## top
module top(
    input wire clk,
    input wire reset,
    input wire [7:0] next_in,
    output wire [7:0] f
    );
make LEC_CHECK=0 ABC_AREA=1 CAP_MARGIN=20 CELL_PAD_IN_SITES_GLOBAL_PLACEMENT=0 CORE_MARGIN=2 CORE_UTILIZATION=72 CTS_CLUSTER_DIAMETER=133 CTS_CLUSTER_SIZE=20 PLACE_DENSITY_LB_ADDON=0.2 SLEW_MARGIN=20 finish   # period 10.0 ns
run.sh (not shown) runs the stock make flow with config.mk's settings and CLKGATE_MAP_FILE=.
==> next run, changes <==
CELL_PAD_IN_SITES_DETAIL_PLACEMENT = 1   (was unset)
CELL_PAD_IN_SITES_GLOBAL_PLACEMENT = 1   (was 0)
CORE_ASPECT_RATIO = 1.2   (was unset)
CORE_UTILIZATION = 42   (was 72)
CTS_CLUSTER_SIZE = 75   (was 20)
GPL_ROUTABILITY_DRIVEN = 0   (was unset)
GPL_TIMING_DRIVEN = 0   (was unset)
MAX_ROUTING_LAYER = met4   (was unset)
PLACE_DENSITY_LB_ADDON = unset   (was 0.2)
SETUP_SLACK_MARGIN = 1.59   (was unset)
TNS_END_PERCENT = 75   (was unset)
After rerunning: Clock skew is about the same. Setup slack improves by 850 ps. Sequential share of layout area fell by 4.5 points. Via count rose by 0.78%. Global-route usage fell by 10 points. Wire length rose by 26%. Area after synthesis does not change. First-iteration DRC count fell by 54%. Cell count rose by 15%.

Starting RTL as in the previous note.
export LEC_CHECK = 0
export CAP_MARGIN = 20
export CORE_MARGIN = 2
export CORE_UTILIZATION = 40
export SLEW_MARGIN = 20
create_clock -name core_clock -period 10.7 [get_ports {clk}]
The first run completed without violations.
Then changed:
- ABC_AREA: unset -> 1
- CORE_UTILIZATION: 40 -> 66
- CTS_CLUSTER_SIZE: unset -> 99
- clock period: 10.7 -> 6.43 ns (I/O delays scaled with it)
The changed run never finished: it broke off in 5_1_grt on GRT-0232. Synthesized area barely changes. Die size falls by well over a third. Synthesized cell count climbs by a quarter to a third.

== red ==
top again, from the RTL that the note above started with.
export LEC_CHECK = 0
export ABC_AREA = 1
export CAP_MARGIN = 20
export CELL_PAD_IN_SITES_GLOBAL_PLACEMENT = 1
export CORE_ASPECT_RATIO = 1.95
export CORE_MARGIN = 2
export CORE_UTILIZATION = 61
export CTS_CLUSTER_DIAMETER = 351
export CTS_CLUSTER_SIZE = 98
export PLACE_DENSITY = 0.37
export SLEW_MARGIN = 35
export TNS_END_PERCENT = 30
create_clock -name core_clock -period 10.0 [get_ports {clk}]
#### Input delta (blue over red)
Settings: removing TNS_END_PERCENT (formerly 30); removing PLACE_DENSITY (formerly 0.37); changing SLEW_MARGIN from 35 to 20; setting PLACE_DENSITY_LB_ADDON to 0.01 for the first time; removing CORE_ASPECT_RATIO (formerly 1.95); setting SETUP_SLACK_MARGIN to 2.89 for the first time; setting MAX_ROUTING_LAYER to met4 for the first time; changing CELL_PAD_IN_SITES_GLOBAL_PLACEMENT from 1 to 0; changing CTS_CLUSTER_DIAMETER from 351 to 133; changing CORE_UTILIZATION from 61 to 72; changing CTS_CLUSTER_SIZE from 98 to 20.
Findings:
blue: it failed with a tool error in global routing, so there are no final results.
Per the comparison of blue with red, die span in x increased by 28 um relative to the old numbers; placed instance area increased by 2.0% relative to the old numbers; half-perimeter wire length after detailed placement decreased by about 10% relative to the old numbers; number of CTS-inserted buffers decreased by 8 relative to the old numbers; pre-CTS setup slack increased by 0.76 ns relative to the old numbers.
Comparing blue with red, the synthesis area per yosys came out essentially unchanged.
--- input diff blue..green ---
Settings: GPL_TIMING_DRIVEN newly set to 1; GPL_ROUTABILITY_DRIVEN newly set to 0; PLACE_DENSITY_LB_ADDON removed (was 0.01); SETUP_SLACK_MARGIN removed (was 2.89); CORE_UTILIZATION changed from 72 to 42; ABC_AREA removed (was 1); CELL_PAD_IN_SITES_GLOBAL_PLACEMENT changed from 0 to 1; CELL_PAD_IN_SITES_DETAIL_PLACEMENT newly set to 1.
==> comparison <==
Finished, but not clean: green, with negative setup slack. As of green, placed cell area had risen by more than 10% compared to blue. Changes observed in green relative to blue: post-synth design cell area comparable, yosys cell count lost 371, portion of netlist area occupied by mux cells rose by 8.2 points, instance count of the mapped netlist fell by 371. Higher count of distinct cell types in the synthesized netlist was reported by green, not blue. Total number of clock tree sinks: blue vs green identical. Compared to blue, green was floorplanned on a bigger die. Of green and blue, it is green that has the higher detailed placement HPWL. green ended with less synthesized-area fraction occupied by and/or/nand/nor cells than blue.
#### Input delta (orange over green)
Settings: removing MAX_ROUTING_LAYER (formerly met4); setting ABC_AREA to 1 for the first time; removing GPL_TIMING_DRIVEN (formerly 1); changing CTS_CLUSTER_SIZE from 20 to 98; setting TNS_END_PERCENT to 30 for the first time; removing CELL_PAD_IN_SITES_DETAIL_PLACEMENT (formerly 1); removing GPL_ROUTABILITY_DRIVEN (formerly 0); changing CTS_CLUSTER_DIAMETER from 133 to 351; changing SLEW_MARGIN from 20 to 35.
- orange finished every stage and its layout cleared the timing, design-rule and antenna checks.
- green: flow complete, layout not clean; failing: negative setup slack
- In the final design statistics, orange uses more standard cells in total than green.
- Overall power consumption was higher in the run labelled green.
- Looking at critical path startpoint, the DP1.mul1[0]$_DFFE_PP_ result is from green; the DP1.mul1[1]$_DFFE_PP_ one comes from orange.
- Taking green as the reference point, the post-route core utilization of orange falls by 8.9 points.
- [compare] base=green new=orange: area taken by multi-input logic gates shrank by 960 sq um; design area shrank by 2500 sq um; synthesis area per yosys held steady.

top again, from the RTL that the note above started with.
==> flow/config.mk <==
export PLATFORM = sky130hd
export DESIGN_NAME = top
export DESIGN_NICKNAME = top
export VERILOG_FILES = /design/flow/design.v
export SDC_FILE = /design/flow/constraint.sdc
export NUM_CORES = 4
export LEC_CHECK = 0
export ABC_AREA = 1
export CAP_MARGIN = 20
export CORE_MARGIN = 2
export CORE_UTILIZATION = 72
export CTS_CLUSTER_DIAMETER = 400
export CTS_CLUSTER_SIZE = 95
export PLACE_DENSITY = 0.36
export SETUP_SLACK_MARGIN = 2.2
export SLEW_MARGIN = 20
export TNS_END_PERCENT = 10
==> flow/constraint.sdc <==
create_clock -name core_clock -period 7.55 [get_ports {clk}]
set_input_delay 1.5100 -clock core_clock [delete_from_list [all_inputs] [get_ports {clk}]]
set_output_delay 1.5100 -clock core_clock [all_outputs]
set_load 0.01 [all_outputs]
The baseline died in global routing (5_1_grt), error GRT-0116.
==> next run, changes <==
- CTS_CLUSTER_DIAMETER: 400 -> not set
- CTS_CLUSTER_SIZE: 95 -> not set
- PLACE_DENSITY: 0.36 -> not set
- PLACE_DENSITY_LB_ADDON: not set -> 0.01
- SETUP_SLACK_MARGIN: 2.2 -> 0.11
- TNS_END_PERCENT: 10 -> not set
- clock period: 7.55 -> 9.06 ns (I/O delays scaled with it)
What happened:
- Now the flow went through all stages and came out clean
- synthesized area is unchanged
- die area does not change
- synthesized cell count is unchanged
Power is estimated from default activity; no workload was simulated.
